## SP
module SP(
	clk,
	rst_n,
	in_valid,
	in_data,
	in_mode,
	out_valid,
	out_data
);
input clk, rst_n, in_valid;
input [2:0] in_mode;
input [8:0] in_data;
output reg out_valid;
output reg [8:0] out_data;
integer i;
genvar idx;
parameter STATE_IDLE = 3'd0 ;
parameter STATE_MInv = 3'd1 ;
parameter STATE_MMul = 3'd2 ;
parameter STATE_Sort = 3'd3 ;
parameter STATE_Sum  = 3'd4 ;
parameter STATE_OUTPT= 3'd5 ;
reg [2:0] current_state, next_state;
reg [2:0] data_cnt;
reg [2:0] mode;
reg [8:0] a[0:5], b[0:5], c[0:5], d[0:5], e[0:5];
wire [8:0] next_c, next_e;
reg has_sent_b;
wire out_valid_b;
wire [8:0] next_b;
reg has_sent_mod;
reg [1:0] mm_stage;
wire [17:0] mul_in_s0[0:2], mul_in_s1[0:2];
reg [17:0] mul_in[0:2];
wire mul_out_valid[0:2];
wire [8:0] mul_out[0:2];
reg is_mod_finish[0:2];
wire is_all_mod_finish;
reg  [8:0] mul_out_s0[0:2], mul_out_s1[0:2];
reg flag_sort1, flag_sort2;
wire [8:0] next_d0, next_d1, next_d2, next_d3, next_d4, next_d5;
always @(posedge clk or negedge rst_n) begin
	if (!rst_n) 	current_state <= STATE_IDLE ;
	else 			current_state <= next_state ;
end
always @(*) begin
	next_state = current_state ;
	case(current_state)
		STATE_IDLE: begin
			if (data_cnt==6) begin
				if (mode[0]==1) 		next_state = STATE_MInv ;
				else if (mode[1]==1)	next_state = STATE_MMul ;
				else if (mode[2]==1)	next_state = STATE_Sort ;
				else 					next_state = STATE_Sum ;
			end
		end
		STATE_MInv: begin
			if (data_cnt==6) begin
				if (mode[1]==1)			next_state = STATE_MMul ;
				else if (mode[2]==1)	next_state = STATE_Sort ;
				else 					next_state = STATE_Sum ;
			end
		end
		STATE_MMul: begin
			if (mm_stage==3 && is_all_mod_finish==1) begin
				if (mode[2]==1)			next_state = STATE_Sort ;
				else 					next_state = STATE_Sum ;
			end
		end
		STATE_Sort:	if (flag_sort2==1)	next_state = STATE_Sum ;
		STATE_Sum: 	if (mm_stage==1 && is_all_mod_finish==1) 	next_state = STATE_OUTPT ;
		STATE_OUTPT:	if (data_cnt==6)	next_state = STATE_IDLE ;
	endcase
end
always @(posedge clk or negedge rst_n) begin
	if (!rst_n) 	has_sent_b <= 0 ;
	else begin
		if (next_state==STATE_MInv) begin
			if (has_sent_b==0)			has_sent_b <= 1 ;
			else if (out_valid_b==1)	has_sent_b <= 0 ;
		end
		else 	has_sent_b <= 0 ;
	end
end
  ...
export LEC_CHECK = 0
export CAP_MARGIN = 20
export CELL_PAD_IN_SITES_DETAIL_PLACEMENT = 0
export CORE_ASPECT_RATIO = 0.67
export CORE_MARGIN = 2
export CORE_UTILIZATION = 70
export CTS_CLUSTER_SIZE = 28
export PLACE_DENSITY_LB_ADDON = 0.0
export SETUP_SLACK_MARGIN = 2.11
export SLEW_MARGIN = 20
export TNS_END_PERCENT = 60
create_clock -name core_clock -period 7.44 [get_ports {clk}]
run.sh (not shown) runs the stock make flow with config.mk's settings and CLKGATE_MAP_FILE=.
The baseline finished with negative setup slack left.
Edit:
==> flow/config.mk (replaced) <==
export PLATFORM = sky130hd
export DESIGN_NAME = SP
export DESIGN_NICKNAME = SP
export VERILOG_FILES = /design/flow/design.v
export SDC_FILE = /design/flow/constraint.sdc
export NUM_CORES = 4
export LEC_CHECK = 0
export CAP_MARGIN = 20
export CORE_MARGIN = 2
export CORE_UTILIZATION = 40
export SLEW_MARGIN = 20
==> flow/constraint.sdc (replaced) <==
create_clock -name core_clock -period 9.0 [get_ports {clk}]
set_input_delay 1.8000 -clock core_clock [delete_from_list [all_inputs] [get_ports {clk}]]
set_output_delay 1.8000 -clock core_clock [all_outputs]
set_load 0.01 [all_outputs]
This time the run went through all stages and came out clean.
Via count goes down by 11%.
Die area goes up by 74%.
Count of clock-buffer cells in the layout goes up by 29.
Combinational power goes down by 44%.
Edit:
--- a/flow/config.mk
+++ b/flow/config.mk
@@ -10 +10,2 @@
-export CORE_UTILIZATION = 40
+export CORE_UTILIZATION = 70
+export MAX_ROUTING_LAYER = met4
==> flow/constraint.sdc (replaced) <==
create_clock -name core_clock -period 8.32 [get_ports {clk}]
set_input_delay 1.6640 -clock core_clock [delete_from_list [all_inputs] [get_ports {clk}]]
set_output_delay 1.6640 -clock core_clock [all_outputs]
set_load 0.01 [all_outputs]
After rerunning: The changed run completed with no timing, DRC or antenna violations. Clock skew came out lower by 0.028 ns. Via count increases by about 2.4%. Count of clock-buffer cells in the layout goes down by 20. Fmax grows by 5.3%.
Edit:
--- a/flow/config.mk
+++ b/flow/config.mk
@@ -10,2 +10 @@
-export CORE_UTILIZATION = 70
-export MAX_ROUTING_LAYER = met4
+export CORE_UTILIZATION = 40
==> flow/constraint.sdc (replaced) <==
create_clock -name core_clock -period 9.72 [get_ports {clk}]
set_input_delay 1.9440 -clock core_clock [delete_from_list [all_inputs] [get_ports {clk}]]
set_output_delay 1.9440 -clock core_clock [all_outputs]
set_load 0.01 [all_outputs]
After rerunning: The new run completed without violations. Clock power fell by 8.2%. Synthesized cell count does not change. Final cell count rose by about 9%. Power fell by about 13%. Worst hold slack improved by 0.014 ns. Via count fell by 3.0%. Clock-buffer cell count rose by 12. Utilization fell by 32 points. Worst setup slack improved by 0.66 ns.
Edit:
--- a/flow/config.mk
+++ b/flow/config.mk
@@ -10,0 +11 @@
+export SETUP_SLACK_MARGIN = 2.45
==> flow/constraint.sdc (replaced) <==
create_clock -name core_clock -period 8.62 [get_ports {clk}]
set_input_delay 1.7240 -clock core_clock [delete_from_list [all_inputs] [get_ports {clk}]]
set_output_delay 1.7240 -clock core_clock [all_outputs]
set_load 0.01 [all_outputs]
What happened:
- worst setup slack improves by 0.19 ns
- wire length hardly moves
- synthesized area stays the same
- die area stays the same
- global-route usage decreases by 0.45 points
- power increases by about 30%
- register-to-register slack improves by 0.19 ns
- non-clock buffer count increases by 389
Edit:
--- a/flow/config.mk
+++ b/flow/config.mk
@@ -10,2 +10,3 @@
-export CORE_UTILIZATION = 40
-export SETUP_SLACK_MARGIN = 2.45
+export CORE_UTILIZATION = 72
+export PLACE_DENSITY = 0.35
+export SETUP_SLACK_MARGIN = 2.13
==> flow/constraint.sdc (replaced) <==
create_clock -name core_clock -period 7.66 [get_ports {clk}]
set_input_delay 1.5320 -clock core_clock [delete_from_list [all_inputs] [get_ports {clk}]]
set_output_delay 1.5320 -clock core_clock [all_outputs]
set_load 0.01 [all_outputs]
After rerunning: Die size decreases by 44%; cell area shrinks by 1.5%; clock skew is higher by 0.019 ns; clock power grows by 11%.
Power is estimated from default activity; no workload was simulated.
